== run A ==
// neuron_intra_Nbits
module neuron_intra_Nbits #(
    parameter N = 16,
    parameter N_INPUTS = 16,
    parameter LOG_N_INPUTS = 4  
) (
    input  wire                         clk,
    input  wire                         rst,
    input  wire                         en,
    input  wire signed [N*N_INPUTS-1:0] W,     
    input  wire signed [N*N_INPUTS-1:0] X_N,   
    output reg signed [         N-1:0] Out
);
  wire signed [2*N*N_INPUTS-1:0] prod;
  wire signed [         N-1:0] act_out;
  genvar i;
  generate
    for (i = 0; i < N_INPUTS; i = i + 1) begin : mults
      wire signed [N-1:0] Wi;
      wire signed [N-1:0] Xi;
      assign Wi = W[i*N+:N];
      assign Xi = X_N[i*N+:N];
      assign prod[i*2*N+:2*N] = Wi * Xi;
    end
  endgenerate
  genvar j, k;
  generate
    for (j = 0; j < LOG_N_INPUTS; j = j + 1) begin : ADDER_TREE
      wire signed [2*N*(N_INPUTS >> (j+1))-1:0] sum_stage;
      if(j == 0) begin
        for (k = 0; k < (N_INPUTS >> (j+1)); k = k + 1) begin : STAGE0
          assign sum_stage[2*k*N+:2*N] = prod[2*k*2*N+:2*N] + prod[(2*k+1)*2*N+:2*N];
        end
      end else begin
        for (k = 0; k < (N_INPUTS >> (j+1)); k = k + 1) begin : STAGEJ
          assign sum_stage[2*k*N+:2*N] = ADDER_TREE[j-1].sum_stage[2*k*2*N+:2*N] + ADDER_TREE[j-1].sum_stage[(2*k+1)*2*N+:2*N];
        end
      end
    end
    wire signed [2*N-1:0] sum_all;
    assign sum_all = ADDER_TREE[LOG_N_INPUTS-1].sum_stage;
  endgenerate
  reg signed [2*N-1:0] acc;
  always @(posedge clk or posedge rst) begin
    if (rst) begin
		acc <= 0;
		Out <= 0;
	 end
    else if (en) begin
		acc <= sum_all;
		Out <= act_out;
	 end
  end
  localparam signed [N-1:0] MAX_VAL = {1'b0, {(N-1){1'b1}}};  
  assign act_out = (acc < 0) ? 0 : (acc > MAX_VAL) ? MAX_VAL : acc;
endmodule
Size: about 48 flip-flops, roughly 530 I/O pins.
clock: 10.6 ns
lec_check: 0
abc_area: 1
cap_margin: 15
cell_pad_in_sites_detail_placement: 0
cell_pad_in_sites_global_placement: 0
core_margin: 2
core_utilization: 67
gpl_routability_driven: 1
max_routing_layer: met5
setup_slack_margin: 1.15
slew_margin: 20
run.sh (not shown) runs the stock make flow with config.mk's settings and CLKGATE_MAP_FILE=.
No crash in run A: every stage finished, but the layout fails its final checks due to negative setup slack.
[inputs] run B vs run A
Settings: SETUP_SLACK_MARGIN now 1.73, was 1.15; CAP_MARGIN now 20, was 15; CORE_UTILIZATION now 58, was 67; CELL_PAD_IN_SITES_GLOBAL_PLACEMENT now 1, was 0; the clock period (ns, I/O delays scaled along) now 15.5, was 10.6.
### Flow results
Run B: full flow OK, the timing, design-rule and antenna checks passed
Worst setup slack (run B over run A): increase, 2920 ps
Lower critical path's largest stage delay goes to run A over run B.
Accumulated negative setup slack: run B > run A
When the final numbers for run B and run A were put side by side, the vias per cell turned out to be smaller in run B.
Looking at global-route wire length before repair across both flows, run B is the weaker of the two, with run A ahead.
Delta (run B minus run A): number of placed instances, taps included decreased 1,070; number of cells in the yosys synthesis report essentially unchanged; filler-free cell count of the finished design decreased 6.3%; detailed-route wire length decreased 0.39%.
Here is what was changed in the inputs of run C compared with run B.
Settings: clearing SETUP_SLACK_MARGIN, which used to be 1.73; swapping 58 for 32 in CORE_UTILIZATION; putting TNS_END_PERCENT at 5 where nothing was set; putting CTS_CLUSTER_DIAMETER at 352 where nothing was set; clearing ABC_AREA, which used to be 1; putting CTS_CLUSTER_SIZE at 100 where nothing was set; swapping 15.5 for 22.5 in the clock period (ns, I/O delays scaled along).
Notes after the runs:
- Run C against run B: chip area rose by 76%, buffers plus inverters on the worst setup path decreased by 1 relative to the old numbers.
- Against run B, run C reports a count of buffers not belonging to the clock network in the layout that is lower.
- The higher synthesized cell count came out of run B.
- Taking run B as the reference point, the worst hold slack of run C rises by 6.3 ps.
- In run C relative to run B, total number of nets in the final design had gone down by a little under 10%.
- Run C ends up with a global-route wire length before repair that is about 4% higher than in run B.

* * *

== quartz ==
The RTL this note starts from:
==> flow/design.v <==
module neuron_intra_Nbits #(
    parameter N = 16,
    parameter N_INPUTS = 16,
    parameter LOG_N_INPUTS = 4  
) (
    input  wire                         clk,
    input  wire                         rst,
    input  wire                         en,
    input  wire signed [N*N_INPUTS-1:0] W,     
    input  wire signed [N*N_INPUTS-1:0] X_N,   
    output reg signed [         N-1:0] Out
);
  wire signed [2*N*N_INPUTS-1:0] prod;
  wire signed [         N-1:0] act_out;
  genvar i;
  generate
    for (i = 0; i < N_INPUTS; i = i + 1) begin : mults
      wire signed [N-1:0] Wi;
      wire signed [N-1:0] Xi;
      assign Wi = W[i*N+:N];
      assign Xi = X_N[i*N+:N];
      assign prod[i*2*N+:2*N] = Wi * Xi;
    end
  endgenerate
  genvar j, k;
  generate
    for (j = 0; j < LOG_N_INPUTS; j = j + 1) begin : ADDER_TREE
      wire signed [2*N*(N_INPUTS >> (j+1))-1:0] sum_stage;
      if(j == 0) begin
        for (k = 0; k < (N_INPUTS >> (j+1)); k = k + 1) begin : STAGE0
          assign sum_stage[2*k*N+:2*N] = prod[2*k*2*N+:2*N] + prod[(2*k+1)*2*N+:2*N];
        end
      end else begin
        for (k = 0; k < (N_INPUTS >> (j+1)); k = k + 1) begin : STAGEJ
          assign sum_stage[2*k*N+:2*N] = ADDER_TREE[j-1].sum_stage[2*k*2*N+:2*N] + ADDER_TREE[j-1].sum_stage[(2*k+1)*2*N+:2*N];
        end
      end
    end
    wire signed [2*N-1:0] sum_all;
    assign sum_all = ADDER_TREE[LOG_N_INPUTS-1].sum_stage;
  endgenerate
  reg signed [2*N-1:0] acc;
  always @(posedge clk or posedge rst) begin
    if (rst) begin
		acc <= 0;
		Out <= 0;
	 end
    else if (en) begin
		acc <= sum_all;
		Out <= act_out;
	 end
  end
  localparam signed [N-1:0] MAX_VAL = {1'b0, {(N-1){1'b1}}};  
  assign act_out = (acc < 0) ? 0 : (acc > MAX_VAL) ? MAX_VAL : acc;
endmodule
clock: 10.2 ns
lec_check: 0
cap_margin: 20
core_margin: 2
core_utilization: 72
cts_cluster_size: 60
hold_slack_margin: 0.27
place_density_lb_addon: 0.24
setup_slack_margin: -0.64
slew_margin: 20
quartz: all stages done; final checks FAILED (setup timing).
Inputs modified between quartz and indigo:
Settings: clearing HOLD_SLACK_MARGIN, which used to be 0.27; clearing SETUP_SLACK_MARGIN, which used to be -0.64; clearing CTS_CLUSTER_SIZE, which used to be 60; swapping 72 for 57 in CORE_UTILIZATION; clearing PLACE_DENSITY_LB_ADDON, which used to be 0.24; swapping 10.2 for 11.0 in the clock period (ns, I/O delays scaled along).
==> results <==
- The layout from indigo, despite a flow that completed every stage, fails the layout checks, with the failing checks listed as setup timing.
- [indigo] final instance area rose about 5% relative to quartz
- Worst setup slack on indigo is ahead of quartz.
- Re synthesized cell count: no difference whatsoever between indigo and quartz.
- indigo vs quartz, standard cell with the maximum stage delay on the critical path: fa_1 vs fa_2
For zinc, these inputs were changed with respect to indigo:
Settings: an added CTS_CLUSTER_SIZE of 95; a change of CORE_UTILIZATION from 57 to 52; a change of the clock period (ns, I/O delays scaled along) from 11.0 to 8.84.
--- outcome ---
- Of zinc and indigo, not a single run came through the flow clean.
- zinc ran in full, but the layout does not pass; the checks complain about setup timing.
- Looking at zinc and indigo, the sequential-to-total area share from yosys stat is a wash.
- Comparing area added between synthesis and finish for zinc and indigo, the bigger number came from zinc.
- Floorplan check, zinc vs indigo: die outline larger in zinc
- Per the comparison of zinc with indigo, final wirelength grew by 2.6%, share of cell area taken by flip-flops and latches held steady, total number of vias held steady.
- Of the two values seen for start point of the critical path, W[158] was produced by zinc and X_N[182] by indigo.
- Looking at worst slack at placement, zinc sits below indigo.
- Met2 demand-to-capacity share in global routing (zinc over indigo): decrease, 3.4 points
- Number of diodes added for antenna fixing in zinc is 10 above indigo.
- On non-clock buffer total of the final layout: between zinc and indigo, it ends up lower for indigo.
- Against indigo, total number of placement rows in zinc rose by a few percent.
> inputs changed (zinc -> tundra)
Settings: CTS_CLUSTER_SIZE removed (was 95); SETUP_SLACK_MARGIN newly set to 2.89; PLACE_DENSITY_LB_ADDON newly set to 0.24; CORE_UTILIZATION changed from 52 to 71; the clock period (ns, I/O delays scaled along) changed from 8.84 to 13.1.
==> comparison <==
Via count for tundra is higher than for zinc.
The final reports for tundra and zinc show area growth from synthesis to layout lower in the former.
tundra | status: complete | timing, DRC, antenna: pass
Sort zinc and tundra by final setup skew desc -> top: tundra
tundra against zinc: number of global-route vias before repair shows an increase of about 2.5%, number of well taps shows a reduction of 25%.
Modified inputs, willow compared to tundra
Settings: CORE_UTILIZATION now 72, was 71; SETUP_SLACK_MARGIN now 2.72, was 2.89; PLACE_DENSITY_LB_ADDON no longer set, was 0.24; CAP_MARGIN now 5, was 20; the clock period (ns, I/O delays scaled along) now 9.4, was 13.1.
==> results <==
Relative to tundra, willow degrades setup slack. Although it ran to completion, willow produced a layout that fails the final checks because of setup timing. Share of the core filled with cells for willow: 4.6 points up relative to tundra.
--- input diff willow..pepper ---
Settings: CORE_UTILIZATION changed from 72 to 60; SETUP_SLACK_MARGIN changed from 2.72 to 1.42; CAP_MARGIN changed from 5 to 20; the clock period (ns, I/O delays scaled along) changed from 9.4 to 11.7.
### Flow results
Not one of willow and pepper finished clean.
Completing all stages was not enough for willow: its layout failed the final checks because of setup timing.
The lower final core utilization of willow and pepper is in pepper.
The sequential share of layout area was comparable across willow and pepper.
The register-to-register slack number comes out lower for willow vs pepper.
Between willow and pepper, the final setup slack of the worst path is lower for willow.
Of willow and pepper, the lower count of cells along the worst hold path belongs to pepper.
Final area, willow and pepper: larger value in pepper
Number of instances in the synthesized netlist: willow vs pepper — no meaningful difference
